### flow/run.sh
#!/bin/bash
# the make line also repeats each setting of config.mk as NAME=value (left out here)
make -C /OpenROAD-flow-scripts/flow DESIGN_CONFIG=/design/flow/config.mk WORK_HOME=/design/flow/orfs CLKGATE_MAP_FILE= finish
### flow/design.v
module color_proc
  # (parameter
      c_img_cols    = 160,  
      c_img_rows    = 120,  
      c_img_pxls    = c_img_cols * c_img_rows,
      c_nb_img_pxls = $clog2(c_img_pxls),  
      c_nb_cols     = $clog2(c_img_cols),
      c_nb_rows     = $clog2(c_img_rows),
      c_outframe_cols = 16,  
      c_outframe_rows = 8,   
      c_inframe_cols = c_img_cols-2*c_outframe_cols,  
      c_inframe_rows = c_img_rows-2*c_outframe_rows,  
      c_inframe_pxls = c_inframe_cols * c_inframe_rows,  
      c_nb_inframe_pxls = $clog2(c_inframe_pxls),  
      c_nb_inframe_cols = $clog2(c_inframe_cols),  
      c_hist_bins = 8,  
      c_nb_hist_bins = 3,  
      c_nb_hist_val = 11,  
      c_min_colorpixels = 128,   
    c_nb_buf_red   =  4,   
    c_nb_buf_green =  4,   
    c_nb_buf_blue  =  4,   
    c_nb_buf       =   c_nb_buf_red + c_nb_buf_green + c_nb_buf_blue
  )
  (
    input        rst,        
    input        clk,        
    input [2:0] rgbfilter,  
    input        new_frame_i,  
    input  [c_nb_buf-1:0]      orig_pxl,   
    output [c_nb_img_pxls-1:0] orig_addr,  
    output                     proc_we,   
    output [c_nb_buf-1:0]      proc_pxl,  
    output [c_nb_img_pxls-1:0] proc_addr,  
    output reg   new_frame_proc_o,  
    output reg [c_nb_inframe_pxls-1:0] colorpxls_o,
    output [c_nb_hist_val-1:0] colorpxls_bin0,
    output [c_nb_hist_val-1:0] colorpxls_bin1,
    output [c_nb_hist_val-1:0] colorpxls_bin2,
    output [c_nb_hist_val-1:0] colorpxls_bin3,
    output [c_nb_hist_val-1:0] colorpxls_bin4,
    output [c_nb_hist_val-1:0] colorpxls_bin5,
    output [c_nb_hist_val-1:0] colorpxls_bin6,
    output [c_nb_hist_val-1:0] colorpxls_bin7,
    output reg [c_nb_inframe_pxls-2:0] colorpxls_left_o,
    output reg [c_nb_inframe_pxls-2:0] colorpxls_rght_o,
    output reg [c_nb_inframe_pxls-2:0] colorpxls_bin012_o,
    output reg [c_nb_inframe_pxls-2:0] colorpxls_bin567_o,  
    output reg [c_nb_inframe_pxls-2:0] colorpxls_bin01_o,
    output reg [c_nb_inframe_pxls-2:0] colorpxls_bin67_o  
  );
  localparam c_msb_red = c_nb_buf-1;
  localparam c_msb_blu = c_nb_buf_blue-1;
  localparam c_msb_grn = c_msb_blu + c_nb_buf_green;
  reg [c_nb_img_pxls-1:0]  cnt_pxl;
  reg [c_nb_img_pxls-1:0]  cnt_pxl_proc;
  reg [c_nb_img_pxls-1:0]  cnt_pxl_proc_rg;  
  wire end_pxl_cnt;
  wire end_ln;
  wire inner_frame;  
  reg  inner_frame_rg;  
  wire [c_nb_buf_red-1:0]   red;
  wire [c_nb_buf_green-1:0] grn;
  wire [c_nb_buf_blue-1:0]  blu;
  wire [5:0] rgb222;
  reg    red_limit;
  reg    grn_limit;  
  reg    blu_limit;  
  reg    yel_limit;  
  reg    cya_limit;  
  reg    mag_limit;  
  reg    gra_limit;  
  reg    color_threshold;  
  wire    whi_limit;  
  wire red_gt_grn, red_gt_blu, grn_gt_blu;
  wire [c_nb_buf_red-1:0]  red_grn_absdif;
  wire [c_nb_buf_red-1:0]  red_blu_absdif;
  wire [c_nb_buf_green-1:0] grn_blu_absdif;
  localparam  [c_nb_buf_red-1:0] c_simil_limit = 2;  
  localparam  [c_nb_buf_red-1:0] c_vdif_limit = 7;  
  wire red_grn_simil, red_blu_simil, grn_blu_simil;
  wire red_grn_vdif, red_blu_vdif, grn_blu_vdif;
  localparam  C_BLACK_PXL = {c_nb_img_pxls{1'b0}};
  integer ind; 
  reg [c_nb_hist_val-1:0] histogram_tmp [c_hist_bins-1:0]; 
  reg [c_nb_hist_val-1:0] histogram     [c_hist_bins-1:0]; 
  reg [c_nb_inframe_pxls-1:0] colorpxls;
  reg [c_nb_inframe_pxls-2:0] colorpxls_left;
  reg [c_nb_inframe_pxls-2:0] colorpxls_rght;
  reg [c_nb_inframe_pxls-2:0] colorpxls_bin012;
  reg [c_nb_inframe_pxls-2:0] colorpxls_bin567;  
  reg [c_nb_inframe_pxls-2:0] colorpxls_bin01;
  reg [c_nb_inframe_pxls-2:0] colorpxls_bin67;  
  reg [c_nb_cols-1:0] col, col_rg;
  wire [c_nb_cols-1:0] col_inframe;
  wire [c_nb_hist_bins-1:0] hist_bin;
  reg  [c_nb_hist_bins-1:0] hist_bin_rg;  
  reg [c_nb_rows-1:0] row_num;
  reg       processing;  
  reg [c_nb_buf-1:0] orig_pxl_rg; 
  assign red = orig_pxl[c_msb_red:c_msb_grn+1];
  assign grn = orig_pxl[c_msb_grn:c_msb_blu+1];
  assign blu = orig_pxl[c_msb_blu:0];
  reg    proc_we_rg1, proc_we_rg2;
  always @ (posedge rst, posedge clk)
  begin
    if (rst) begin
      orig_pxl_rg     <= 0;
      inner_frame_rg  <= 1'b0;
      hist_bin_rg     <= 0;
      cnt_pxl_proc_rg <= 0;
      proc_we_rg2     <= 0;
    end
    else begin
      orig_pxl_rg    <= orig_pxl;
      inner_frame_rg <= inner_frame;
      hist_bin_rg    <= hist_bin;
      cnt_pxl_proc_rg <= cnt_pxl_proc;
      proc_we_rg2     <= proc_we_rg1;
    end
  end
  always @ (posedge rst, posedge clk)
  begin
    if (rst) begin
      cnt_pxl    <= 0;
      cnt_pxl_proc <= 0;
      processing <= 1'b0;    
      proc_we_rg1 <= 1'b0;    
    end
    else begin
      proc_we_rg1 <= processing;   
      if (processing) begin
        cnt_pxl_proc <= cnt_pxl;
        if (end_pxl_cnt) begin
          cnt_pxl <= 0;
          processing <= 1'b0;
        end
        else
          cnt_pxl <= cnt_pxl + 1'b1;
      end
      else begin  
        if (new_frame_i) begin
          processing <= 1'b1;
        end
      end
    end
  end
  assign end_pxl_cnt = (cnt_pxl == c_img_pxls-1) ? 1'b1 : 1'b0;
  assign orig_addr = cnt_pxl;
  assign proc_addr = cnt_pxl_proc_rg;
  assign end_ln = (col == c_img_cols-1)? 1'b1 : 1'b0;
  always @ (posedge clk, posedge rst) 
  begin
    if (rst) begin   
      row_num <=0;
    end 
    else begin
      if (processing) begin
        if (end_pxl_cnt) begin
          row_num <= 0;
        end
        else if (end_ln) begin
          row_num <= row_num +1'b1;
        end
      end
      else begin
        row_num <=0;
      end
    end 
  end
  always @ (posedge clk, posedge rst) 
  begin
    if (rst) begin   
      col <= 0;
    end 
    else begin
      if (processing) begin
        if (end_ln) begin
          col <= 0;
        end
        else begin
          col <= col +1'b1;
        end 
      end 
      else begin
        col <=0;
      end
    end
  end
  always @ (posedge clk, posedge rst)
  begin
    if (rst) begin
      col_rg <= 0;
    end
    else begin
      col_rg <= col;
    end
  end 
  assign inner_frame = (col_rg  >= c_outframe_cols  &&   
                        col_rg  <  c_img_cols-c_outframe_cols &&   
                        row_num >= c_outframe_rows &&    
                        row_num <  c_img_rows-c_outframe_rows)   
                     ? 1'b1 : 1'b0;
  assign rgb222 = {red[c_nb_buf_red-1:c_nb_buf_red-2],
                   grn[c_nb_buf_green-1:c_nb_buf_green-2],
                   blu[c_nb_buf_blue-1:c_nb_buf_blue-2]};
  assign red_gt_grn = (red > grn) ? 1'b1 : 1'b0;
  assign red_gt_blu = (red > blu) ? 1'b1 : 1'b0;
  assign grn_gt_blu = (grn > blu) ? 1'b1 : 1'b0;
  assign red_grn_absdif = red_gt_grn ? red - grn : grn - red;
  assign red_blu_absdif = red_gt_blu ? red - blu : blu - red;
  assign grn_blu_absdif = grn_gt_blu ? grn - blu : blu - grn;
  assign red_grn_simil = (red_grn_absdif <= c_simil_limit) ? 1'b1 : 1'b0;
  assign red_blu_simil = (red_blu_absdif <= c_simil_limit) ? 1'b1 : 1'b0;
  assign grn_blu_simil = (grn_blu_absdif <= c_simil_limit) ? 1'b1 : 1'b0;
  assign red_grn_vdif = (red_grn_absdif >= c_vdif_limit) ? 1'b1 : 1'b0;
  assign red_blu_vdif = (red_blu_absdif >= c_vdif_limit) ? 1'b1 : 1'b0;
  assign grn_blu_vdif = (grn_blu_absdif >= c_vdif_limit) ? 1'b1 : 1'b0;
  always @ (*)
  begin
    red_limit = 1'b0;
    grn_limit = 1'b0;
    blu_limit = 1'b0;
    yel_limit = 1'b0;
    cya_limit = 1'b0;
    mag_limit = 1'b0;
    gra_limit = 1'b0;
    if (red_gt_grn) begin               
      if (red_gt_blu) begin              
        if (grn_gt_blu) begin              
          if (red_grn_vdif) begin            
            red_limit = 1'b1;                 
          end
          else if (red_grn_simil) begin      
            if (red_blu_simil) begin         
              gra_limit = 1'b1;                 
            end
            else if (grn_blu_vdif) begin     
              yel_limit = 1'b1;                 
            end
          end
        end
        else begin                        
          if (red_blu_vdif) begin            
            red_limit = 1'b1;                 
          end
          else if (red_blu_simil) begin      
            if (red_grn_simil) begin         
              gra_limit = 1'b1;                 
            end
            else if (grn_blu_vdif) begin     
              mag_limit = 1'b1;                 
            end
          end
        end
      end
      else begin                          
        if (red_blu_vdif) begin             
          blu_limit = 1'b1;                   
        end
        else if (red_blu_simil) begin       
          if (grn_blu_simil) begin            
            gra_limit = 1'b1;                   
          end
          else if (red_grn_vdif) begin        
            mag_limit = 1'b1;                   
          end
        end
      end
    end
    else begin                          
      if (red_gt_blu) begin               
        if (red_grn_vdif) begin             
          grn_limit = 1'b1;                  
        end
        else if (red_grn_simil) begin     
          if (red_blu_vdif) begin          
            yel_limit = 1'b1;               
          end
          else if (grn_blu_simil) begin    
            gra_limit = 1'b1;                
          end
        end
      end
      else begin                          
        if (grn_gt_blu) begin               
          if (grn_blu_vdif) begin            
            grn_limit = 1'b1;                   
          end
          else if (grn_blu_simil) begin       
            if (red_blu_vdif) begin             
              cya_limit = 1'b1;                  
            end
            else if (red_grn_simil) begin       
              gra_limit = 1'b1;                   
            end
          end
        end
        else begin                        
          if (grn_blu_vdif) begin          
            blu_limit = 1'b1;                   
          end
          else if (grn_blu_simil) begin     
            if (red_blu_simil) begin         
              gra_limit = 1'b1;                   
            end
            else if (red_grn_vdif) begin     
              cya_limit = 1'b1;                  
            end
          end
        end
      end
    end
  end
  assign whi_limit = gra_limit &
                     red[c_nb_buf_red-1]   &
                     grn[c_nb_buf_green-1] &
                     blu[c_nb_buf_blue-1]  &
                     red[c_nb_buf_red-2]   &
                     grn[c_nb_buf_green-2] &
                     blu[c_nb_buf_blue-2];
  assign col_inframe = col_rg - c_outframe_cols;
  assign hist_bin = col_inframe[c_nb_inframe_cols-1:c_nb_inframe_cols-c_nb_hist_bins];   
  always @ (posedge clk, posedge rst) 
  begin
    if (rst) begin  
      for(ind=0;ind<c_hist_bins;ind=ind+1) begin
        histogram_tmp[ind] <=  0;  
      end
      colorpxls         <= 0;  
      colorpxls_left    <= 0;  
      colorpxls_rght    <= 0;  
      colorpxls_bin012 <= 0;
      colorpxls_bin567 <= 0; 
      colorpxls_bin01  <= 0; 
      colorpxls_bin67  <= 0; 
    end 
    else begin 
      if (end_pxl_cnt) begin
        for(ind=0;ind<c_hist_bins;ind=ind+1) begin
          histogram_tmp[ind]  <= 0;  
        end
        colorpxls         <= 0;  
        colorpxls_left    <= 0;  
        colorpxls_rght    <= 0;  
        colorpxls_bin012 <= 0;
        colorpxls_bin567 <= 0; 
        colorpxls_bin01  <= 0; 
        colorpxls_bin67  <= 0; 
      end
      else begin
        if (inner_frame_rg == 1'b1) begin
          if (color_threshold == 1'b1) begin  
            histogram_tmp[hist_bin_rg] <= histogram_tmp[hist_bin_rg] + 1'b1;
            colorpxls <= colorpxls + 1;
            case (hist_bin)
              3'd0: begin
                colorpxls_left   <= colorpxls_left   + 1'b1;  
                colorpxls_bin012 <= colorpxls_bin012 + 1'b1;  
                colorpxls_bin01  <= colorpxls_bin01  + 1'b1;  
              end
              3'd1: begin
                colorpxls_left   <= colorpxls_left   + 1'b1;  
                colorpxls_bin012 <= colorpxls_bin012 + 1'b1;  
                colorpxls_bin01  <= colorpxls_bin01  + 1'b1;  
              end
              3'd2: begin
                colorpxls_left   <= colorpxls_left   + 1'b1;  
                colorpxls_bin012 <= colorpxls_bin012 + 1'b1;  
              end
              3'd3: begin
                colorpxls_left   <= colorpxls_left + 1'b1;   
              end
              3'd4: begin
                colorpxls_rght   <= colorpxls_rght + 1'b1;   
              end
              3'd5: begin
                colorpxls_rght   <= colorpxls_rght  + 1'b1;   
                colorpxls_bin567 <= colorpxls_bin567 + 1'b1;  
              end
              3'd6: begin
                colorpxls_rght   <= colorpxls_rght   + 1'b1;  
                colorpxls_bin567 <= colorpxls_bin567 + 1'b1;  
                colorpxls_bin67  <= colorpxls_bin67  + 1'b1;  
              end
              3'd7: begin
                colorpxls_rght   <= colorpxls_rght   + 1'b1;  
                colorpxls_bin567 <= colorpxls_bin567 + 1'b1;  
                colorpxls_bin67  <= colorpxls_bin67  + 1'b1;  
              end
            endcase
          end
        end
      end
    end
  end
  always @ (posedge clk, posedge rst) 
  begin
    if (rst) begin
      new_frame_proc_o   <= 1'b0;
      for(ind=0;ind<c_hist_bins;ind=ind+1) begin
        histogram[ind] <= 0;  
      end     
      colorpxls_o        <= 0;
      colorpxls_left_o   <= 0;
      colorpxls_rght_o   <= 0;
      colorpxls_bin012_o <= 0;
      colorpxls_bin567_o <= 0;
      colorpxls_bin01_o  <= 0;
      colorpxls_bin67_o  <= 0;
    end
    else if (end_pxl_cnt) begin
      new_frame_proc_o   <= 1'b1;
      for(ind=0;ind<c_hist_bins;ind=ind+1) begin
        histogram[ind] <= histogram_tmp[ind];
      end   
      colorpxls_o        <= colorpxls;
      colorpxls_left_o   <= colorpxls_left;
      colorpxls_rght_o   <= colorpxls_rght;
      colorpxls_bin012_o <= colorpxls_bin012;
      colorpxls_bin567_o <= colorpxls_bin567;
      colorpxls_bin01_o  <= colorpxls_bin01;
      colorpxls_bin67_o  <= colorpxls_bin67;
    end
    else
      new_frame_proc_o  <= 1'b0;
  end
  assign colorpxls_bin0 = histogram[0];
  assign colorpxls_bin1 = histogram[1];
  assign colorpxls_bin2 = histogram[2];
  assign colorpxls_bin3 = histogram[3];
  assign colorpxls_bin4 = histogram[4];
  assign colorpxls_bin5 = histogram[5];
  assign colorpxls_bin6 = histogram[6];
  assign colorpxls_bin7 = histogram[7];
  assign proc_pxl = color_threshold ? orig_pxl_rg : C_BLACK_PXL;
  assign proc_we  = proc_we_rg2;
  always @ (posedge clk)  
  begin
    color_threshold <= 1'b1;
    case (rgbfilter)
      3'b000:  
        color_threshold <= 1'b1;
      3'b100: begin  
        color_threshold <= red_limit;
      end
      3'b010: begin  
        color_threshold <= grn_limit;
      end
      3'b001: begin  
        color_threshold <= blu_limit;
      end
      3'b110: begin  
        color_threshold <= yel_limit;
      end
      3'b101: begin  
        color_threshold <= mag_limit;
      end
      3'b011: begin  
        color_threshold <= cya_limit;
      end
      3'b111: begin  
        color_threshold <= whi_limit;
      end
    endcase
  end
endmodule
module centroid
  # (parameter
      c_img_cols    = 160,  
      c_img_rows    = 120,  
      c_img_pxls    = c_img_cols * c_img_rows,
      c_nb_img_pxls = $clog2(c_img_pxls),  
      c_nb_cols     = $clog2(c_img_cols),
      c_nb_rows     = $clog2(c_img_rows),
      c_inframe_cols = 128,  
      c_inframe_rows = 104,  
      c_inframe_pxls = c_inframe_cols * c_inframe_rows,  
      c_nb_inframe_pxls = $clog2(c_inframe_pxls),  
      c_hist_bins = 8,  
      c_nb_hist_bins = $clog2(c_hist_bins),  
      c_nb_hist_val = $clog2(c_inframe_rows *(c_inframe_cols/c_hist_bins)), 
      c_nb_centroid = 8,
      c_nb_prox  = 3,
      c_min_colorpxls = 128  
  )
  (
    input        rst,        
    input        clk,        
    input        new_frame_proc_i,  
    input [c_nb_inframe_pxls-1:0] colorpxls_i,
    input [c_nb_hist_val-1:0] colorpxls_bin0_i,
    input [c_nb_hist_val-1:0] colorpxls_bin7_i,
    input [c_nb_inframe_pxls-2:0] colorpxls_left_i,
    input [c_nb_inframe_pxls-2:0] colorpxls_rght_i,
    input [c_nb_inframe_pxls-2:0] colorpxls_bin012_i,  
    input [c_nb_inframe_pxls-2:0] colorpxls_bin567_i,  
    input [c_nb_inframe_pxls-2:0] colorpxls_bin01_i,  
    input [c_nb_inframe_pxls-2:0] colorpxls_bin67_i,  
    output reg [c_nb_centroid-1:0] centroid_o,
    output reg new_centroid_o,      
    output reg [c_nb_prox-1:0] proximity_o   
  );
  wire [c_nb_inframe_pxls-2:0] colorpxls_half;
  wire [c_nb_inframe_pxls-2:0] colorpxls_div;
  reg [c_nb_centroid-1:0] centroid_tmp;
  reg [c_nb_prox-1:0]     proximity_tmp;    
  wire left;
  wire [c_nb_inframe_pxls-2:0] absdif_lft_rght;
  assign left = (colorpxls_left_i > colorpxls_rght_i) ? 1'b1 : 1'b0;
  assign absdif_lft_rght = (left == 1'b1) ? (colorpxls_left_i - colorpxls_rght_i) :
                                            (colorpxls_rght_i - colorpxls_left_i);
  assign colorpxls_half = colorpxls_i[c_nb_inframe_pxls-1:1];
  assign colorpxls_div = {3'b0 , colorpxls_i[c_nb_inframe_pxls-1:4]};
  always @(*) 
  begin
    centroid_tmp = 0;  
    if (colorpxls_i <= c_min_colorpxls)  
      centroid_tmp = 0;
    else if (absdif_lft_rght < colorpxls_div)   
      centroid_tmp[4:3] = 2'b11;  
    else if (left) begin  
      if (colorpxls_bin0_i >= colorpxls_half) 
        centroid_tmp[0] = 1'b1;  
      else if (colorpxls_bin01_i >= colorpxls_half) 
        centroid_tmp[1] = 1'b1;  
      else if (colorpxls_bin012_i >= colorpxls_half) 
        centroid_tmp[2] = 1'b1;  
      else  
        centroid_tmp[3] = 1'b1;  
    end
    else begin  
      if (colorpxls_bin7_i >= colorpxls_half) 
        centroid_tmp[7] = 1'b1;  
      else if (colorpxls_bin67_i >= colorpxls_half) 
        centroid_tmp[6] = 1'b1;  
      else if (colorpxls_bin567_i >= colorpxls_half) 
        centroid_tmp[5] = 1'b1;  
      else  
        centroid_tmp[4] = 1'b1;  
    end
  end
  always @(*)
  begin
    if (colorpxls_i[c_nb_inframe_pxls-1] == 1'b1) begin  
        proximity_tmp = 3'd7; 
    end
    else if (colorpxls_i[c_nb_inframe_pxls-2] == 1'b1) begin  
      if (colorpxls_i[c_nb_inframe_pxls-3] == 1'b1) begin  
        proximity_tmp = 3'd7;   
      end
      else
        proximity_tmp = 3'd6;   
    end
    else if (colorpxls_i[c_nb_inframe_pxls-3] == 1'b1) begin  
      proximity_tmp = 3'd5;   
    end
    else if (colorpxls_i[c_nb_inframe_pxls-4] == 1'b1) begin  
      proximity_tmp = 3'd4;   
    end
    else if (colorpxls_i[c_nb_inframe_pxls-5] == 1'b1) begin  
      proximity_tmp = 3'd3;   
    end
    else if (colorpxls_i[c_nb_inframe_pxls-6] == 1'b1) begin  
      proximity_tmp = 3'd2;   
    end
    else if (colorpxls_i[c_nb_inframe_pxls-7] == 1'b1) begin  
      proximity_tmp = 3'd1;   
    end
    else
      proximity_tmp = 3'd0;   
  end
  always @ (posedge clk, posedge rst) 
  begin
    if (rst) begin
      new_centroid_o <= 1'b0;
      centroid_o <= 0; 
      proximity_o <= 0;
    end
    else begin
      new_centroid_o <= new_frame_proc_i;
      if (new_frame_proc_i == 1'b1) begin
        centroid_o <= centroid_tmp; 
        proximity_o <= proximity_tmp;
      end
    end
  end
endmodule
module color_centroid
  (
    input         clk,
    input         rst,           
    input  [2:0]  rgbfilter,     
    input         new_frame_i,   
    output [14:0] orig_addr,
    input  [11:0] orig_pxl,
    output        proc_we,
    output [14:0] proc_addr,
    output [11:0] proc_pxl,
    output [7:0]  centroid,
    output        new_centroid,
    output [2:0]  proximity
  );
  localparam c_img_cols      = 160;
  localparam c_img_rows      = 120;
  localparam c_img_pxls      = c_img_cols * c_img_rows;
  localparam c_nb_img_cols   = 8;
  localparam c_nb_img_rows   = 7;
  localparam c_nb_img_pxls   = 15;
  localparam c_outframe_cols = 16;
  localparam c_outframe_rows = 8;
  localparam c_inframe_cols  = c_img_cols-2*c_outframe_cols;  
  localparam c_inframe_rows  = c_img_rows-2*c_outframe_rows;  
  localparam c_inframe_pxls  = c_inframe_cols * c_inframe_rows;  
  localparam c_nb_inframe_pxls = 14;
  localparam c_hist_bins     = 8;
  localparam c_nb_hist_bins  = 3;
  localparam c_nb_hist_val   = 11;
  localparam c_nb_centroid   = 8;
  localparam c_nb_prox       = 3;
  localparam c_nb_buf_red    = 4;
  localparam c_nb_buf_green  = 4;
  localparam c_nb_buf_blue   = 4;
  localparam c_nb_buf        = 12;
  wire [c_nb_hist_val-1:0] colorpxls_bin0;
  wire [c_nb_hist_val-1:0] colorpxls_bin7;
  wire [c_nb_inframe_pxls-1:0] colorpxls;
  wire [c_nb_inframe_pxls-2:0] colorpxls_left;
  wire [c_nb_inframe_pxls-2:0] colorpxls_rght;
  wire [c_nb_inframe_pxls-2:0] colorpxls_bin012;
  wire [c_nb_inframe_pxls-2:0] colorpxls_bin567;
  wire [c_nb_inframe_pxls-2:0] colorpxls_bin01;
  wire [c_nb_inframe_pxls-2:0] colorpxls_bin67;
  wire new_frame_proc;
  color_proc
    #(
      .c_img_cols     (c_img_cols),
      .c_img_rows     (c_img_rows),
      .c_img_pxls     (c_img_pxls),
      .c_nb_cols      (c_nb_img_cols),
      .c_nb_rows      (c_nb_img_rows),
      .c_nb_img_pxls  (c_nb_img_pxls),
      .c_outframe_cols(c_outframe_cols),
      .c_outframe_rows(c_outframe_rows),
      .c_inframe_cols (c_inframe_cols),
      .c_inframe_rows (c_inframe_rows),
      .c_inframe_pxls (c_inframe_pxls),
      .c_hist_bins    (c_hist_bins),
      .c_nb_hist_val  (c_nb_hist_val),
      .c_nb_buf_red   (c_nb_buf_red),
      .c_nb_buf_green (c_nb_buf_green),
      .c_nb_buf_blue  (c_nb_buf_blue),
      .c_nb_buf       (c_nb_buf)
    )
    color_filter
    (
      .rst        (rst),
      .clk        (clk),
      .rgbfilter  (rgbfilter),
      .new_frame_i(new_frame_i),
      .orig_addr  (orig_addr),
      .orig_pxl   (orig_pxl),
      .proc_we    (proc_we),
      .proc_addr  (proc_addr),
      .proc_pxl   (proc_pxl),
      .new_frame_proc_o (new_frame_proc),
      .colorpxls_o    (colorpxls),
      .colorpxls_bin0 (colorpxls_bin0),
      .colorpxls_bin1 (),
      .colorpxls_bin2 (),
      .colorpxls_bin3 (),
      .colorpxls_bin4 (),
      .colorpxls_bin5 (),
      .colorpxls_bin6 (),
      .colorpxls_bin7 (colorpxls_bin7),
      .colorpxls_left_o   (colorpxls_left),
      .colorpxls_rght_o   (colorpxls_rght),
      .colorpxls_bin012_o (colorpxls_bin012),
      .colorpxls_bin567_o (colorpxls_bin567),
      .colorpxls_bin01_o  (colorpxls_bin01),
      .colorpxls_bin67_o  (colorpxls_bin67)
    );
  centroid
    #(
      .c_img_cols     (c_img_cols),
      .c_img_rows     (c_img_rows),
      .c_img_pxls     (c_img_pxls),
      .c_nb_cols      (c_nb_img_cols),
      .c_nb_rows      (c_nb_img_rows),
      .c_nb_img_pxls  (c_nb_img_pxls),
      .c_inframe_cols (c_inframe_cols),
      .c_inframe_rows (c_inframe_rows),
      .c_inframe_pxls (c_inframe_pxls),
      .c_hist_bins    (c_hist_bins),
      .c_nb_hist_bins (c_nb_hist_bins),
      .c_nb_hist_val  (c_nb_hist_val),
      .c_nb_centroid  (c_nb_centroid),
      .c_nb_prox      (c_nb_prox),
      .c_min_colorpxls(128)
    )
    centroid_calc
    (
      .rst              (rst),
      .clk              (clk),
      .new_frame_proc_i (new_frame_proc),
      .colorpxls_i      (colorpxls),
      .colorpxls_bin0_i (colorpxls_bin0),
      .colorpxls_bin7_i (colorpxls_bin7),
      .colorpxls_left_i  (colorpxls_left),
      .colorpxls_rght_i  (colorpxls_rght),
      .colorpxls_bin012_i(colorpxls_bin012),
      .colorpxls_bin567_i(colorpxls_bin567),
      .colorpxls_bin01_i (colorpxls_bin01),
      .colorpxls_bin67_i (colorpxls_bin67),
      .centroid_o     (centroid),
      .new_centroid_o (new_centroid),
      .proximity_o    (proximity)
    );
endmodule
### flow/constraint.sdc
create_clock -name core_clock -period 11.7 [get_ports {clk}]
set_input_delay 2.3400 -clock core_clock [delete_from_list [all_inputs] [get_ports {clk}]]
set_output_delay 2.3400 -clock core_clock [all_outputs]
set_load 0.01 [all_outputs]
### flow/config.mk
export PLATFORM = sky130hd
export DESIGN_NAME = color_centroid
export DESIGN_NICKNAME = color_centroid
export VERILOG_FILES = /design/flow/design.v
export SDC_FILE = /design/flow/constraint.sdc
export NUM_CORES = 4
export LEC_CHECK = 0
export CAP_MARGIN = 20
export CORE_MARGIN = 2
export CORE_UTILIZATION = 18
export SLEW_MARGIN = 20
==> results of run 1 <==
[area by class of cell]
class / count / area share (%)
well taps: 1524 / 7.64
inverters: 95 / 1.46
repair buffers: 88 / 3.47
flip-flops and latches: 395 / 39.6
multi-input cells: 1586 / 41.7
diodes: 1 / 0.0100
clock inverters: 23 / 1.21
clock buffers: 58 / 4.90
[per-layer routing]
layer  GRT usage, %  routed length (um)
met1           12.1               25200
met2           13.3               22800
met3           1.57                2160
met5              0                   0
met4           2.40                1050
[through the flow]
step	power (mW)	hold slack [ns]	worst slack, ns	cell area, um^2	utilization [%]
finish	3.51	0.353	6.40	25000	21.5
global route	3.68	0.377	5.97	25000	21.5
CTS	3.56	0.361	6.44	25000	21.5
detailed placement	2.07	0.350	5.84	23400	20.2
global placement	2.06	0.337	5.91	23400	20.2
floorplan	1.87	0.331	4.06	21000	-
==> flow_metrics.tcl, run 1 <==
# flow metrics
set metrics [dict create \
    run_status "complete, no violations" \
    die-area_um2 119000 \
    intPower_mw 2.49 \
    logic_area_um2 10400 \
    clk_latency_ns 0.60 \
    fin_skew_ns 0.0297 \
    end_kind "register" \
    cts_resized 0 \
    post-cts-setup-buffers 0 \
    htreeDepth 2 \
    min_from "color_filter.proc_we_rg1" \
    ys_seq_share_pct 47.0 \
    r2r-start "color_filter.colorpxls_rght_o[1]" \
    min_period_over_period_pct 45.3 \
    cp.depth 12 \
    dr.pass1.iters 6 \
    slowest_stage "clkdlybuf4s50_1" \
    async_reset_ff_share_pct 99.7 \
    path_class "input pin to register" \
    antenna_found_initial 1 \
    grt_max_degree 160 \
    drc 0 \
    ys_cells 2155 \
    ff_latch_area_um2 9880 \
    wl_per_cell_um 13.6 \
    drv_slew 0 \
    p_clk_mw 1.47 \
    tool_warnings 63 \
    pwr-share-clk_pct 41.9 \
    track_usage_pct 8.55 \
    die_w_um 346 \
    ant_nets 0 \
    critical_path.max_stage_delay_ns 0.65 \
    root_buffer "clkbuf_16" \
    fp-utilization_pct 18.1 \
    cts.clk_slew.worst_paths_ns 0.06 \
    synth_flops 395 \
    synth-edff-count 0 \
    seqPwrFrac_pct 42.4 \
    hpwl_mm 35.0 \
    ys_area_um2 21000 \
    routed_wirelength_mm 51.3 \
    topCombFamilyByArea "simple AND/OR/NAND/NOR gates" \
    hold_viol_final 0 \
    compound_area_share_pct 12.8 \
    crit_path_start_kind "input pin" \
    seq_cell_power_mw 1.49 \
    yosys_warnings 4 \
    worstPathRequired_ns 12.22 \
    fp_nets 2328 \
    comb_power_share_pct 15.8 \
    fp-row-count 125 \
    max_freq_ghz 0.189 \
    tightest_slew_ns 1.03 \
    top_cells_by_count "dfrtp_1 (394), nand2_1 (377), nor2_1 (167)" \
    path_buffers 2 \
    synthesis.area_um2 21000 \
    ff_type "dfrtp_1" \
    syn_inst 2155 \
    peakVddDrop_mv 0.111 \
    grt_pass1_vias 15310 \
    rsz0062_at_grt "false" \
    p_leak_nw 11.4 \
    fin_cells 3770 \
    netlist.area_leader.share_pct 46.9 \
    cts.sinks 395 \
    simple_gate_share_pct 17.8 \
    rrSetupSlack_ns 6.45 \
    relSlewSlack_pct 30.9 \
    power.group.top "sequential cells" \
    cp_cell_sequence "clkdlybuf4s50_1, inv_1, fa_1, and3_4, o21ai_4, a211oi_1, or3_1, a31o_1, nor4b_2, o21ai_1, a2111oi_2, a311o_1" \
    hp-class "register to register" \
    critPathMaxFanout 8 \
    drtIter0Drc 1108 \
    synth.most_common_cell "dfrtp_1" \
    period_needed_ns 5.30 \
    clk_path_buf_depth 3 \
    pin_count 73 \
    core_region_area_um2 116000 \
    numPortBuffers 72 \
    crit_family "AND-OR/OR-AND gates" \
    setup_viol 0 \
    pg_comb_mw 0.553 \
    synthTopCellsByArea "dfrtp_1 (47%), ha_1 (8.8%), nand2_1 (6.7%)" \
    mux_area_share_pct 4.85 \
    grt_pass1_wl_mm 84.2 \
    drv_cap 0 \
    rr_endpoint "centroid_calc.centroid_o[7]" \
    swShare_pct 29.2 \
    switching_power_mw 1.02 \
    grt_overflow 0 \
    area_delta_synth_final_pct 18.8 \
    min_path_cells 0 \
    power_density_nw_per_um2 141 \
    via_per_inst 4.14 \
    detailroute.via_count 15623 \
    cp.arrival_ns 5.82 \
    critPathLaunch "orig_pxl[1]" \
    layout.nets 2383 \
    min_to "color_filter.proc_we_rg2" \
    largest_area_cell "dfrtp_1" \
    cts_buffers 44 \
    fillers 12605 \
    gp_congestion 0.818 \
    worstRegToRegCells 20 \
    synth_cell_types 93 \
    cts_tree "built" \
    synthXorXnorAreaFrac_pct 4.57 \
    dp_cells 3688 \
    die_y_um 346 \
    setup_tns_ns 0 \
    critPathCapture "color_filter.color_threshold" \
    adder_share_pct 9.52 \
    cts-hold-fix-buffers 0 \
    syn-mean-instance-area_um2 9.75 \
]
==> run 2, diff against run 1 <==
- CORE_UTILIZATION: 18 -> 66
- clock period: 11.7 -> 4.41 ns (I/O delays scaled with it)
==> run 2 against run 1 <==
Compared with the run above:
- still clean on timing, DRC and antenna
- sequential power grew to 2.7 times the previous value
- cell area is 5.2% lower
- clock power increased by 140%
- setup slack worse by 6.2 ns
- largest power group unchanged
- highest routed layer unchanged
==> flow_metrics.tcl, run 2 <==
# flow metrics
set metrics [dict create \
    dp_slack_ns 0.141 \
    tool_warnings 57 \
    switching_power_mw 2.52 \
    finalPower_mw 9.00 \
    power.group.top "sequential cells" \
    swShare_pct 28.0 \
    topCombFamilyByArea "simple AND/OR/NAND/NOR gates" \
    synth-edff-count 0 \
    min_from "color_filter.proc_we_rg1" \
    die_w_um 182 \
    adder_share_pct 9.52 \
    dp_cells 2589 \
    fp-utilization_pct 66.7 \
    layout.nets 2404 \
    fin_skew_ns 0.00929 \
    grt_pass1_vias 16278 \
    setup_viol 0 \
    r2r-start "color_filter.colorpxls_rght_o[3]" \
    critPathCapture "centroid_calc.centroid_o[7]" \
    p_leak_nw 11.5 \
    drv_cap 0 \
    htreeDepth 2 \
    synthesis.area_um2 21000 \
    ys_seq_share_pct 47.0 \
    ys_cells 2155 \
    drtIter0Drc 1046 \
    rrSetupSlack_ns 0.24 \
    grt_pass1_wl_mm 82.5 \
    drv_slew 0 \
    path_buffers 1 \
    critPathLaunch "color_filter.colorpxls_rght_o[3]" \
    cp.arrival_ns 4.60 \
    cts.sinks 395 \
    crit_family "AND-OR/OR-AND gates" \
    pin_count 73 \
    post-cts-setup-buffers 0 \
    p_clk_mw 3.58 \
    finish.utilization_pct 75.2 \
    track_usage_pct 31.0 \
    end_kind "register" \
    path_class "register to register" \
    drc 0 \
    pg_comb_mw 1.44 \
    fin_cells 2665 \
    slowest_stage "or4_4" \
    gp_congestion 0.954 \
    tightest_slew_ns 0.984 \
    detailroute.via_count 16100 \
    routed_wirelength_mm 49.6 \
    clk_path_buf_depth 3 \
    synth.most_common_cell "dfrtp_1" \
    antenna_found_initial 0 \
    syn-mean-instance-area_um2 9.75 \
    min_path_cells 0 \
    cts.clk_slew.worst_paths_ns 0.06 \
    dr.pass1.iters 5 \
    wl_per_cell_um 18.6 \
    ant_nets 0 \
    fp-row-count 65 \
    pwr-share-clk_pct 39.8 \
    synth_cell_types 93 \
    grt_max_degree 98 \
    worstRegToRegCells 19 \
    fp_nets 2328 \
    hp-class "register to register" \
    via_per_inst 6.04 \
    simple_gate_share_pct 17.8 \
    min_period_over_period_pct 94.6 \
    hpwl_mm 34.1 \
    yosys_warnings 4 \
    clk_latency_ns 0.56 \
    worstPathRequired_ns 4.83 \
    syn_inst 2155 \
    numPortBuffers 72 \
    critPathMaxFanout 7 \
    seq_cell_power_mw 3.98 \
    comb_power_share_pct 16.0 \
    largest_area_cell "dfrtp_1" \
    cp.depth 19 \
    crit_path_start_kind "register" \
    relSlewSlack_pct 33.9 \
    power_density_nw_per_um2 380 \
    period_needed_ns 4.17 \
    cts_tree "built" \
    core_region_area_um2 31500 \
    peakVddDrop_mv 0.414 \
    run_status "complete, no violations" \
    async_reset_ff_share_pct 99.7 \
    top_cells_by_count "dfrtp_1 (394), nand2_1 (377), nor2_1 (167)" \
    die-area_um2 33300 \
    rr_endpoint "centroid_calc.centroid_o[7]" \
    seqPwrFrac_pct 44.2 \
    synthXorXnorAreaFrac_pct 4.57 \
    ff_type "dfrtp_1" \
    max_freq_ghz 0.240 \
    worst_slack_ns 0.239 \
    critical_path.max_stage_delay_ns 0.54 \
    root_buffer "clkbuf_16" \
    die_y_um 182 \
    grt_overflow 0 \
    antennaDiodeCount 0 \
    mux_area_share_pct 4.85 \
    ys_area_um2 21000 \
    fin_hold_ws_ns 0.362 \
    cts_buffers 42 \
    min_to "color_filter.proc_we_rg2" \
    area_delta_synth_final_pct 12.7 \
    compound_area_share_pct 12.8 \
    netlist.area_leader.share_pct 46.9 \
    hold_viol_final 0 \
    synthTopCellsByArea "dfrtp_1 (47%), ha_1 (8.8%), nand2_1 (6.7%)" \
    cp_cell_sequence "inv_1, ha_1, nand3_1, or4_4, o21ai_4, or2_1, mux2_2, a21oi_1, o21ai_0, xor2_1, ha_1, a21o_1, a211oi_1, a21oi_1, nor3_1, o21bai_1, nor3b_2, o211a_4, o32ai_2" \
    intPower_mw 6.48 \
    synth_flops 395 \
]
run 2: cell type report:
type,instances,area (um^2)
clock buffers,65,1260
clock inverters,11,136
fillers,2257,7800
inverters,95,365
multi-input cells,1586,10500
flip-flops and latches,395,9880
well taps,402,503
repair buffers,111,1080
run 2: per-layer routing:
| layer | track usage [%] | routed length, um | up-vias |
|---|---|---|---|
| met4 | 12.3 | 1800 | 0 |
| met3 | 4.81 | 2350 | 119 |
| met1 | 41.2 | 21400 | 7905 |
| met5 | 0 | 0 | - |
| met2 | 51.5 | 24000 | 452 |
| li1 | - | - | 7624 |
run 2: through the flow:
stage | setup TNS [ns] | cell area, um^2
6_report | 0 | 23700
5_1_grt | -0.00112 | 23700
4_1_cts | 0 | 23600
3_5_place_dp | 0 | 22200
3_3_place_gp | 0 | 22200
2_1_floorplan | -698.89 | 21000
run 2: timing repair:
action | in CTS | in global routing
endpoints found under the hold margin | 0 | 0
hold buffers | 0 | 0
setup endpoints to repair | 0 | 8
resized | 0 | 5
==> run 3, diff against run 2 <==
- CORE_ASPECT_RATIO: default -> 1.35
- CORE_UTILIZATION: 66 -> 22
- CTS_CLUSTER_DIAMETER: default -> 379
- MAX_ROUTING_LAYER: default -> met4
- PLACE_DENSITY: default -> 0.83
- SETUP_SLACK_MARGIN: default -> 0.72
- SLEW_MARGIN: 20 -> 10
- TNS_END_PERCENT: default -> 5
- clock period: 4.41 -> 4.34 ns (I/O delays scaled with it)
==> run 3 against run 2 <==
Compared with the run above:
- still clean on timing, DRC and antenna
- die size rose to 2.9 times the previous value
- clock skew rose by 0.048 ns
- area after synthesis did not move
- sequential cell count did not move
- sequential power rose by 2%
- wire length rose by 5.2%
- cell area rose by 7.1%
- utilization fell by 48 points
- clock power rose by 14%
- synthesized cell count did not move
- power rose by 7.3%
- cell count rose by 33%
- critical endpoint unchanged
==> flow_metrics.tcl, run 3 <==
# flow metrics
set metrics [dict create \
    synthXorXnorAreaFrac_pct 4.57 \
    area_delta_synth_final_pct 20.7 \
    dr.pass1.iters 5 \
    wl_per_cell_um 14.7 \
    min_to "color_filter.proc_we_rg2" \
    hp-class "register to register" \
    logic_area_um2 10600 \
    worst_slack_ns 0.499 \
    cts.clk_slew.worst_paths_ns 0.06 \
    grt_pass1_wl_mm 85.3 \
    syn_inst 2155 \
    end_kind "register" \
    synth_cell_types 93 \
    fin_hold_ws_ns 0.355 \
    p_clk_mw 4.09 \
    routed_wirelength_mm 52.2 \
    critPathMaxFanout 6 \
    drv_cap 0 \
    intPower_mw 6.85 \
    setup_viol 0 \
    pin_count 73 \
    ff_latch_area_um2 9880 \
    adder_share_pct 9.52 \
    grt_max_degree 104 \
    seqPwrFrac_pct 42.1 \
    critPathLaunch "color_filter.colorpxls_rght_o[6]" \
    cp_cell_sequence "inv_2, ha_4, o21ai_2, o21a_1, nor3_4, nor4b_2, or2_4, buf_6, buf_12, mux2i_1, o21ai_1, xor2_1, ha_2, a21o_1, a211oi_2, a21oi_1, nor3_1, o21bai_1, nor3b_2, o211a_4, o32ai_2" \
    layout.nets 2430 \
    ys_cells 2155 \
    yosys_warnings 4 \
    pwr-share-clk_pct 42.4 \
    via_per_inst 4.63 \
    synth-edff-count 0 \
    cp.depth 21 \
    netlist.area_leader.share_pct 46.9 \
    finish.utilization_pct 26.8 \
    hpwl_mm 36.6 \
    r2r-start "color_filter.colorpxls_rght_o[6]" \
    min_from "color_filter.proc_we_rg1" \
    fp-utilization_pct 22.2 \
    worstPathRequired_ns 4.83 \
    htreeDepth 2 \
    critPathCapture "centroid_calc.centroid_o[7]" \
    setup_tns_ns 0 \
    numPortBuffers 72 \
    cts-hold-fix-buffers 0 \
    simple_gate_share_pct 17.8 \
    cp.arrival_ns 4.33 \
    rsz0062_at_grt "true" \
    largest_area_cell "dfrtp_1" \
    cts.sinks 395 \
    path_class "register to register" \
    comb_power_share_pct 15.5 \
    fp_nets 2328 \
    drv_slew 0 \
    power.group.top "clock" \
    async_reset_ff_share_pct 99.7 \
    ant_nets 0 \
    fin_skew_ns 0.0576 \
    tool_warnings 59 \
    ys_area_um2 21000 \
    die_y_um 363 \
    topCombFamilyByArea "simple AND/OR/NAND/NOR gates" \
    finalPower_mw 9.66 \
    path_buffers 3 \
    rr_endpoint "centroid_calc.centroid_o[7]" \
    switching_power_mw 2.81 \
    syn-mean-instance-area_um2 9.75 \
    min_period_over_period_pct 88.5 \
    swShare_pct 29.1 \
    crit_path_start_kind "register" \
    clk_path_buf_depth 3 \
    synth_flops 395 \
    drtIter0Drc 1262 \
    synth.most_common_cell "dfrtp_1" \
    die_w_um 270 \
    fillers 9814 \
    ys_seq_share_pct 47.0 \
    gp_congestion 0.879 \
    grt_pass1_vias 16774 \
    compound_area_share_pct 12.8 \
    antenna_found_initial 1 \
    die-area_um2 98000 \
    rrSetupSlack_ns 0.50 \
    synthesis.area_um2 21000 \
    clk_latency_ns 0.62 \
    tightest_slew_ns 0.941 \
    top_cells_by_count "dfrtp_1 (394), nand2_1 (377), nor2_1 (167)" \
    mux_area_share_pct 4.85 \
    core_region_area_um2 94600 \
    critical_path.max_stage_delay_ns 0.40 \
    track_usage_pct 10.8 \
    ff_type "dfrtp_1" \
    drc 0 \
    dp_slack_ns 0.0274 \
    root_buffer "clkbuf_16" \
    cts_tree "built" \
    detailroute.via_count 16472 \
    power_density_nw_per_um2 381 \
    grt_overflow 0 \
    crit_family "AND-OR/OR-AND gates" \
    period_needed_ns 3.84 \
    relSlewSlack_pct 36.8 \
    min_path_cells 0 \
    seq_cell_power_mw 4.06 \
    slowest_stage "dfrtp_1" \
    fp-row-count 131 \
    pg_comb_mw 1.50 \
    max_freq_ghz 0.260 \
    p_leak_nw 11.7 \
    worstRegToRegCells 21 \
    hold_viol_final 0 \
    cts_buffers 45 \
    run_status "complete, no violations" \
    synthTopCellsByArea "dfrtp_1 (47%), ha_1 (8.8%), nand2_1 (6.7%)" \
    peakVddDrop_mv 0.338 \
]
-- run 3: final cells by class --
class	instances	area share (%)
sequential	395	39.0
clock inverter	23	1.47
inverter	95	1.44
multi-input combinational	1586	42.0
tap	1263	6.23
clock buffer	59	4.89
antenna	1	0.00987
timing repair buffer	134	4.99
-- run 3: timing repair --
item	4_1_cts	5_1_grt
resized	41	2
pin swaps	21	0
setup buffers	18	0
endpoints found under the setup margin	9	17
-- run 3: metal layers --
metal / wire length [um] / track usage [%] / vias to the layer above
met5: 0 / - / -
met4: 2210 / 5.09 / 0
met3: 2750 / 1.58 / 144
met2: 26400 / 19.0 / 559
met1: 20900 / 12.1 / 8081
li1: - / - / 7688
-- run 3: per-stage QoR --
stage / std cells / instance area [um^2]
finish: 3556 / 25300
detailed placement: 3455 / 23400
global route: 3556 / 25300
global placement: 3455 / 23400
floorplan: 2155 / 21000
CTS: 3555 / 25300
==> run 4, diff against run 3 <==
- CAP_MARGIN: 20 -> 0
- CORE_ASPECT_RATIO: 1.35 -> default
- CORE_UTILIZATION: 22 -> 35
- CTS_CLUSTER_DIAMETER: 379 -> default
- GPL_ROUTABILITY_DRIVEN: default -> 0
- HOLD_SLACK_MARGIN: default -> -0.04
- PLACE_DENSITY: 0.83 -> default
- PLACE_DENSITY_LB_ADDON: default -> 0.09
- SETUP_SLACK_MARGIN: 0.72 -> default
- SLEW_MARGIN: 10 -> 25
- TNS_END_PERCENT: 5 -> 35
- clock period: 4.34 -> 7.64 ns (I/O delays scaled with it)
==> run 4 against run 3 <==
Compared with the run above:
- first-iteration DRC count fell by 39%
- synthesized cell count did not move
- wire length rose by 1.3%
- die size fell by 37%
- critical path depth fell by 1
- highest routed layer unchanged
==> flow_metrics.tcl, run 4 <==
# flow metrics
set metrics [dict create \
    run_status "complete, no violations" \
    synthXorXnorAreaFrac_pct 4.57 \
    dr.pass1.iters 5 \
    grt_overflow 0 \
    pwr-share-clk_pct 42.6 \
    clk_path_buf_depth 3 \
    synth.most_common_cell "dfrtp_1" \
    ys_area_um2 21000 \
    ff_type "dfrtp_1" \
    via_per_inst 5.13 \
    hold_viol_final 0 \
    synthesis.area_um2 21000 \
    clk_latency_ns 0.59 \
    rrSetupSlack_ns 2.43 \
    cts.clk_slew.worst_paths_ns 0.06 \
    setup_tns_ns 0 \
    ys_cells 2155 \
    adder_share_pct 9.52 \
    top_cells_by_count "dfrtp_1 (394), nand2_1 (377), nor2_1 (167)" \
    path_class "register to register" \
    simple_gate_share_pct 17.8 \
    p_clk_mw 2.32 \
    setup_viol 0 \
    cp.arrival_ns 5.66 \
    track_usage_pct 17.7 \
    critPathMaxFanout 23 \
    pg_comb_mw 0.855 \
    critical_path.max_stage_delay_ns 0.84 \
    netlist.area_leader.share_pct 46.9 \
    antenna_found_initial 0 \
    path_buffers 1 \
    end_kind "register" \
    grt_max_degree 147 \
    ant_nets 0 \
    hpwl_mm 35.7 \
    slowest_stage "or2_1" \
    syn_inst 2155 \
    switching_power_mw 1.54 \
    comb_power_share_pct 15.7 \
    routed_wirelength_mm 52.9 \
    area_delta_synth_final_pct 14.8 \
    drc 0 \
    synth_flops 395 \
    cts.sinks 395 \
    crit_family "simple AND/OR/NAND/NOR gates" \
    hp-class "register to register" \
    cp.depth 20 \
    min_path_cells 0 \
    power_density_nw_per_um2 226 \
    grt_pass1_vias 15693 \
    max_freq_ghz 0.192 \
    async_reset_ff_share_pct 99.7 \
    period_needed_ns 5.21 \
    worstPathRequired_ns 8.09 \
    min_period_over_period_pct 68.3 \
    drtIter0Drc 767 \
    cts-hold-fix-buffers 0 \
    fillers 5751 \
    min_from "color_filter.proc_we_rg1" \
    fin_hold_ws_ns 0.347 \
    wl_per_cell_um 17.5 \
    critPathCapture "centroid_calc.centroid_o[7]" \
    numPortBuffers 72 \
    drv_slew 0 \
    fp_nets 2328 \
    detailroute.via_count 15496 \
    finish.utilization_pct 40.8 \
    critPathLaunch "color_filter.colorpxls_rght_o[1]" \
    synth_cell_types 93 \
    min_to "color_filter.proc_we_rg2" \
    rr_endpoint "centroid_calc.centroid_o[7]" \
    r2r-start "color_filter.colorpxls_rght_o[1]" \
    die_y_um 249 \
    power.group.top "clock" \
    grt_pass1_wl_mm 86.4 \
    tightest_slew_ns 1.01 \
    synthTopCellsByArea "dfrtp_1 (47%), ha_1 (8.8%), nand2_1 (6.7%)" \
    cts_buffers 48 \
    root_buffer "clkbuf_16" \
    worst_slack_ns 2.43 \
    core_region_area_um2 59100 \
    intPower_mw 3.91 \
    peakVddDrop_mv 0.185 \
    seq_cell_power_mw 2.27 \
    dpl-instance-area_um2 22500 \
    fin_area_um2 24100 \
    rsz0062_at_grt "false" \
    die_w_um 249 \
    cts_tree "built" \
    seqPwrFrac_pct 41.7 \
    topCombFamilyByArea "simple AND/OR/NAND/NOR gates" \
    swShare_pct 28.3 \
    cp_cell_sequence "inv_1, ha_1, nor2b_1, o21ai_1, a211oi_2, nor4b_2, or2_1, mux2_2, a21oi_1, o21ai_0, xor2_1, ha_1, a21o_1, a211oi_1, a21oi_1, nor3_1, o21bai_1, nor3b_1, o211a_4, o32ai_2" \
    layout.nets 2387 \
    tool_warnings 66 \
    ys_seq_share_pct 47.0 \
    dp_slack_ns 2.48 \
    cts_resized 0 \
    mux_area_share_pct 4.85 \
    fp-utilization_pct 35.5 \
    fp-row-count 89 \
    pin_count 73 \
    yosys_warnings 4 \
    die-area_um2 62000 \
    htreeDepth 2 \
    worstRegToRegCells 20 \
    fin_skew_ns 0.0151 \
    syn-mean-instance-area_um2 9.75 \
    largest_area_cell "dfrtp_1" \
    crit_path_start_kind "register" \
    synth-edff-count 0 \
    drv_cap 0 \
    relSlewSlack_pct 31.9 \
    post-cts-setup-buffers 0 \
    compound_area_share_pct 12.8 \
    p_leak_nw 11.4 \
]
run 4: metrics by stage:
step / total power [mW] / std cells
final: 5.44 / 3022
after global routing: 5.71 / 3021
after CTS: 5.54 / 3021
after detailed placement: 3.17 / 2937
after global placement: 3.17 / 2937
after floorplan: 2.86 / 2155
run 4: cell type report:
class / count / area [um^2] / share of cell area (%)
inverter: 95 / 365 / 1.51
antenna: 1 / 2.50 / 0.0104
multi-input combinational: 1586 / 10400 / 43.2
sequential: 395 / 9880 / 41.0
tap: 773 / 967 / 4.01
timing repair buffer: 88 / 878 / 3.64
clock inverter: 16 / 193 / 0.799
clock buffer: 68 / 1410 / 5.84
run 4: per-layer routing:
metal	vias up	routed length, um	GRT usage (%)
li1	7612	-	-
met1	7605	25000	23.1
met2	214	25300	29.2
met3	65	1760	2.69
met4	0	863	3.90
met5	-	0	-
==> run 5, diff against run 4 <==
- ABC_AREA: default -> 0
- CORE_UTILIZATION: 35 -> 72
- CTS_CLUSTER_DIAMETER: default -> 25
- GPL_ROUTABILITY_DRIVEN: 0 -> default
- HOLD_SLACK_MARGIN: -0.04 -> -0.09
- MAX_ROUTING_LAYER: met4 -> default
- PLACE_DENSITY: default -> 0.63
- PLACE_DENSITY_LB_ADDON: 0.09 -> default
- SETUP_SLACK_MARGIN: default -> 0.86
- SLEW_MARGIN: 25 -> 20
- TNS_END_PERCENT: 35 -> default
- clock period: 7.64 -> 2.97 ns (I/O delays scaled with it)
==> run 5 against run 4 <==
Compared with the run above:
- the flow now stops in clock tree synthesis
- area after synthesis unchanged
- die size down 51%
- synthesized cell count unchanged
==> flow_metrics.tcl, run 5 <==
# implementation run metrics
set metrics [dict create \
    ff_type "dfrtp_1" \
    die_w_um 175 \
    synthesis.area_um2 21000 \
    firstError "[ERROR DPL-0038] Utilization greater than 100%, impossible to legalize" \
    simple_gate_share_pct 17.8 \
    ys_cells 2155 \
    top_cells_by_count "dfrtp_1 (394), nand2_1 (377), nor2_1 (167)" \
    hpwl_mm 38.4 \
    async_reset_ff_share_pct 99.7 \
    die_y_um 175 \
    topCombFamilyByArea "simple AND/OR/NAND/NOR gates" \
    yosys_warnings 4 \
    netlist.area_leader.share_pct 46.9 \
    gp_congestion 0.901 \
    mux_area_share_pct 4.85 \
    ys_area_um2 21000 \
    ys_seq_share_pct 47.0 \
    synthXorXnorAreaFrac_pct 4.57 \
    adder_share_pct 9.52 \
    numPortBuffers 72 \
    synthTopCellsByArea "dfrtp_1 (47%), ha_1 (8.8%), nand2_1 (6.7%)" \
    synth-edff-count 0 \
    core_region_area_um2 28700 \
    run_status "did not finish" \
    pin_count 73 \
    fp-utilization_pct 73.2 \
    die-area_um2 30600 \
    synth_flops 395 \
    fp_nets 2328 \
    synth.most_common_cell "dfrtp_1" \
    synth_cell_types 93 \
    largest_area_cell "dfrtp_1" \
    dpl-instance-area_um2 23600 \
    haltStage "clock tree synthesis" \
    compound_area_share_pct 12.8 \
    syn-mean-instance-area_um2 9.75 \
    fp-row-count 62 \
    syn_inst 2155 \
]
## run 5: through the flow
step | hold WS, ns | setup TNS (ns) | setup WS, ns | std cells
floorplan | 0.331 | -1159.97 | -2.93 | 2155
global placement | 0.343 | -7.56 | -0.919 | 2717
detailed placement | 0.341 | -8.68 | -1.03 | 2717
==> run 6, diff against run 5 <==
- ABC_AREA: 0 -> default
- CORE_UTILIZATION: 72 -> 40
- CTS_CLUSTER_DIAMETER: 25 -> default
- GPL_ROUTABILITY_DRIVEN: default -> 0
- HOLD_SLACK_MARGIN: -0.09 -> -0.02
- MAX_ROUTING_LAYER: default -> met4
- PLACE_DENSITY: 0.63 -> default
- SETUP_SLACK_MARGIN: 0.86 -> default
- TNS_END_PERCENT: default -> 70
- clock period: 2.97 -> 10.0 ns (I/O delays scaled with it)
==> run 6 against run 5 <==
Compared with the run above:
- the run now finishes clean
- die size grew 78%
- area after synthesis is the same
- synthesized cell count is the same
==> flow_metrics.tcl, run 6 <==
# flow metrics
set metrics [dict create \
    tool_warnings 56 \
    setup_viol 0 \
    synthesis.area_um2 21000 \
    critPathCapture "centroid_calc.centroid_o[7]" \
    tightest_slew_ns 0.980 \
    fp_nets 2328 \
    crit_path_start_kind "register" \
    die-area_um2 54400 \
    pg_comb_mw 0.653 \
    min_to "color_filter.proc_we_rg2" \
    track_usage_pct 19.3 \
    worstPathRequired_ns 10.46 \
    dp_slack_ns 4.47 \
    end_kind "register" \
    clk_latency_ns 0.59 \
    cts_buffers 45 \
    finalPower_mw 4.10 \
    p_leak_nw 11.4 \
    rr_endpoint "centroid_calc.centroid_o[7]" \
    dr.pass1.iters 5 \
    grt_pass1_wl_mm 82.4 \
    grt_pass1_vias 15532 \
    crit_family "simple AND/OR/NAND/NOR gates" \
    min_from "color_filter.proc_we_rg1" \
    largest_area_cell "dfrtp_1" \
    syn_inst 2155 \
    critPathMaxFanout 23 \
    critPathLaunch "color_filter.colorpxls_rght_o[1]" \
    drv_slew 0 \
    slowest_stage "or2_1" \
    wl_per_cell_um 17.1 \
    seqPwrFrac_pct 42.3 \
    synth_flops 395 \
    seq_cell_power_mw 1.74 \
    cp.arrival_ns 5.62 \
    swShare_pct 28.0 \
    path_buffers 1 \
    mux_area_share_pct 4.85 \
    core_region_area_um2 51600 \
    switching_power_mw 1.15 \
    grt_max_degree 129 \
    rrSetupSlack_ns 4.83 \
    cts-hold-fix-buffers 0 \
    cts_resized 0 \
    drv_cap 0 \
    r2r-start "color_filter.colorpxls_rght_o[1]" \
    worst_slack_ns 4.83 \
    adder_share_pct 9.52 \
    simple_gate_share_pct 17.8 \
    pin_count 73 \
    cp_cell_sequence "inv_1, ha_1, nor2b_1, o21ai_1, a211oi_2, nor4b_2, or2_1, mux2_2, a21oi_1, o21ai_0, xor2_1, ha_1, a21o_1, a211oi_1, a21oi_1, nor3_1, o21bai_1, nor3b_1, o211a_4, o32ai_2" \
    drc 0 \
    post-cts-setup-buffers 0 \
    intPower_mw 2.95 \
    detailroute.via_count 15596 \
    fin_cells 2920 \
    synth-edff-count 0 \
    area_delta_synth_final_pct 13.8 \
    critical_path.max_stage_delay_ns 0.82 \
    topCombFamilyByArea "simple AND/OR/NAND/NOR gates" \
    syn-mean-instance-area_um2 9.75 \
    run_status "complete, no violations" \
    antenna_found_initial 0 \
    top_cells_by_count "dfrtp_1 (394), nand2_1 (377), nor2_1 (167)" \
    power_density_nw_per_um2 172 \
    fp-utilization_pct 40.7 \
    ys_seq_share_pct 47.0 \
    compound_area_share_pct 12.8 \
    path_class "register to register" \
    synth.most_common_cell "dfrtp_1" \
    htreeDepth 2 \
    ys_area_um2 21000 \
    root_buffer "clkbuf_16" \
    routed_wirelength_mm 49.9 \
    max_freq_ghz 0.194 \
    min_period_over_period_pct 51.7 \
    synthTopCellsByArea "dfrtp_1 (47%), ha_1 (8.8%), nand2_1 (6.7%)" \
    peakVddDrop_mv 0.118 \
    relSlewSlack_pct 34.7 \
    numPortBuffers 72 \
    fillers 4866 \
    netlist.area_leader.share_pct 46.9 \
    cts.sinks 395 \
    cp.depth 20 \
    power.group.top "sequential cells" \
    cts_tree "built" \
    die_y_um 233 \
    drtIter0Drc 1046 \
    worstRegToRegCells 20 \
    setup_tns_ns 0 \
    fin_skew_ns 0.0279 \
    period_needed_ns 5.17 \
    hpwl_mm 34.1 \
    die_w_um 233 \
    p_clk_mw 1.71 \
    hp-class "register to register" \
    ff_latch_area_um2 9880 \
    async_reset_ff_share_pct 99.7 \
    grt_overflow 0 \
    ys_cells 2155 \
    hold_viol_final 0 \
    cts.clk_slew.worst_paths_ns 0.06 \
    yosys_warnings 4 \
    comb_power_share_pct 15.9 \
    rsz0062_at_grt "false" \
    ff_type "dfrtp_1" \
    synth_cell_types 93 \
    fp-row-count 83 \
    clk_path_buf_depth 3 \
    min_path_cells 0 \
    ant_nets 0 \
    layout.nets 2384 \
    logic_area_um2 10400 \
    dp_cells 2844 \
    antennaDiodeCount 0 \
    synthXorXnorAreaFrac_pct 4.57 \
    pwr-share-clk_pct 41.8 \
    via_per_inst 5.34 \
]
run 6: layout make-up:
| cell class | count | area share [%] |
|---|---|---|
| Clock buffer | 62 | 5.36 |
| Timing Repair Buffer | 88 | 3.59 |
| Tap cell | 680 | 3.56 |
| Clock inverter | 14 | 1.02 |
| Inverter | 95 | 1.53 |
| Sequential cell | 395 | 41.3 |
| Multi-Input combinational cell | 1586 | 43.6 |
run 6: routing by layer:
metal / track usage (%) / vias up / share of wire, %
met5: - / - / 0
met4: 5.81 / 0 / 2.2
met3: 2.36 / 83 / 3.6
met2: 32.2 / 290 / 49
met1: 24.7 / 7639 / 45
li1: - / 7584 / -
run 6: stage by stage:
stage	hold slack, ns	cell area, um^2	utilization (%)
floorplan	0.331	21000	-
global placement	0.335	22400	43.3
detailed placement	0.336	22400	43.3
CTS	0.349	23900	46.3
global route	0.355	23900	46.3
finish	0.346	23900	46.3
==> run 7, diff against run 6 <==
- CAP_MARGIN: 0 -> 20
- CORE_UTILIZATION: 40 -> 72
- CTS_CLUSTER_DIAMETER: default -> 32
- GPL_ROUTABILITY_DRIVEN: 0 -> default
- HOLD_SLACK_MARGIN: -0.02 -> default
- MAX_ROUTING_LAYER: met4 -> default
- TNS_END_PERCENT: 70 -> default
- clock period: 10.0 -> 3.58 ns (I/O delays scaled with it)
==> run 7 against run 6 <==
Compared with the run above:
- the layout now fails its checks (setup timing)
- area after synthesis unchanged
- sequential share of layout area down 2.8 points
- worst hold slack better by 0.0087 ns
- sequential cell count unchanged
- largest power group is now clock
==> flow_metrics.tcl, run 7 <==
# flow metrics
set metrics [dict create \
    simple_gate_share_pct 17.8 \
    fp_nets 2328 \
    synth_cell_types 93 \
    ys_area_um2 21000 \
    switching_power_mw 3.88 \
    max_freq_ghz 0.251 \
    pwr-share-clk_pct 49.2 \
    antennaDiodeCount 0 \
    worstPathRequired_ns 4.00 \
    drtIter0Drc 1788 \
    seqPwrFrac_pct 36.4 \
    rrSetupSlack_ns -0.41 \
    top_cells_by_count "dfrtp_1 (394), nand2_1 (377), nor2_1 (167)" \
    numPortBuffers 72 \
    pin_count 73 \
    r2r-start "color_filter.colorpxls_rght_o[5]" \
    htreeDepth 3 \
    compound_area_share_pct 12.8 \
    min_from "color_filter.proc_we_rg1" \
    synth_flops 395 \
    synthTopCellsByArea "dfrtp_1 (47%), ha_1 (8.8%), nand2_1 (6.7%)" \
    drv_slew 0 \
    check-failures "setup timing" \
    pg_comb_mw 1.95 \
    crit_path_start_kind "register" \
    rsz0062_at_grt "true" \
    grt_overflow 0 \
    netlist.area_leader.share_pct 46.9 \
    clk_path_buf_depth 3 \
    slowest_stage "dfrtp_1" \
    p_leak_nw 12.5 \
    p_clk_mw 6.66 \
    root_buffer "clkbuf_16" \
    antenna_found_initial 0 \
    fin_skew_ns 0.0317 \
    swShare_pct 28.6 \
    setup_viol 8 \
    comb_power_share_pct 14.4 \
    run_status "complete, but fails checks" \
    synthXorXnorAreaFrac_pct 4.57 \
    mux_area_share_pct 4.85 \
    async_reset_ff_share_pct 99.7 \
    critPathCapture "centroid_calc.centroid_o[7]" \
    rr_endpoint "centroid_calc.centroid_o[7]" \
    grt_pass1_wl_mm 96.1 \
    finish.utilization_pct 89.4 \
    hpwl_mm 36.4 \
    period_needed_ns 3.99 \
    topCombFamilyByArea "simple AND/OR/NAND/NOR gates" \
    syn-mean-instance-area_um2 9.75 \
    routed_wirelength_mm 58.9 \
    die_w_um 175 \
    critical_path.max_stage_delay_ns 0.38 \
    layout.nets 2533 \
    track_usage_pct 39.2 \
    cp.arrival_ns 4.41 \
    syn_inst 2155 \
    fp-utilization_pct 73.2 \
    ys_cells 2155 \
    ff_type "dfrtp_1" \
    gp_congestion 0.903 \
    cp.depth 19 \
    peakVddDrop_mv 0.721 \
    crit_family "AND-OR/OR-AND gates" \
    drv_cap 0 \
    fillers 1271 \
    power_density_nw_per_um2 528 \
    drc 0 \
    grt_max_degree 114 \
    power.group.top "clock" \
    synth.most_common_cell "dfrtp_1" \
    cts.clk_slew.worst_paths_ns 0.06 \
    area_delta_synth_final_pct 22.2 \
    intPower_mw 9.68 \
    worstRegToRegCells 19 \
    tool_warnings 62 \
    critPathMaxFanout 7 \
    path_class "register to register" \
    ant_nets 0 \
    synthesis.area_um2 21000 \
    cp_cell_sequence "inv_2, ha_4, a211oi_2, o21a_1, nor3_4, nor4b_4, or2_4, buf_8, mux2_4, ha_4, a21boi_2, o21a_1, o2111ai_2, a21oi_2, nor3_2, o21bai_1, nor3b_2, o211a_4, o32ai_2" \
    die-area_um2 30600 \
    seq_cell_power_mw 4.94 \
    end_kind "register" \
    min_path_cells 0 \
    relSlewSlack_pct 23.5 \
    synth-edff-count 0 \
    yosys_warnings 4 \
    tightest_slew_ns 1.14 \
    ff_latch_area_um2 9880 \
    via_per_inst 6.43 \
    min_period_over_period_pct 111 \
    ys_seq_share_pct 47.0 \
    cts.sinks 395 \
    finalPower_mw 13.6 \
    detailroute.via_count 17998 \
    core_region_area_um2 28700 \
    grt_pass1_vias 18871 \
    die_y_um 175 \
    cts_tree "built" \
    path_buffers 2 \
    adder_share_pct 9.52 \
    clk_latency_ns 0.58 \
    dr.pass1.iters 6 \
    wl_per_cell_um 21.0 \
    largest_area_cell "dfrtp_1" \
    fp-row-count 62 \
    hp-class "register to register" \
    worst_slack_ns -0.411 \
    logic_area_um2 10700 \
    critPathLaunch "color_filter.colorpxls_rght_o[5]" \
    cts_buffers 69 \
    min_to "color_filter.proc_we_rg2" \
    hold_viol_final 0 \
]
## run 7: stage by stage
stage          std cells  setup slack (ns)  hold WS [ns]  area, um^2  setup TNS (ns)
4_1_cts             2798            -0.364         0.362       25600           -2.62
3_3_place_gp        2662            -0.292         0.343       22900           -1.98
2_1_floorplan       2155             -2.44         0.331       21100         -962.82
3_5_place_dp        2662            -0.394         0.347       22900           -2.98
6_report            2801            -0.411         0.355       25700           -2.99
5_1_grt             2801            -0.547         0.365       25700           -4.13
## run 7: final cells by class
type / count / share of cell area, %
Timing Repair Buffer: 213 / 7.30
Inverter: 95 / 1.42
Sequential cell: 395 / 38.5
Multi-Input combinational cell: 1586 / 41.6
Clock inverter: 45 / 1.98
Tap cell: 384 / 1.87
Clock buffer: 83 / 7.37
## run 7: metal layers
layer	vias to the layer above	share of wire (%)	GRT usage (%)
met4	0	5.4	21.0
met2	954	50	66.7
met1	8837	38	47.7
met5	-	0	0
met3	275	7.0	6.92
li1	7932	-	-
## run 7: timing repair
item                                    4_1_cts  5_1_grt
hold buffers                                  0        0
resized                                      35        7
buffers inserted                              8        3
endpoints found under the setup margin        8       23
pin swaps                                    12       11
Power figures rest on the tool's default switching activity, not on a simulated workload.
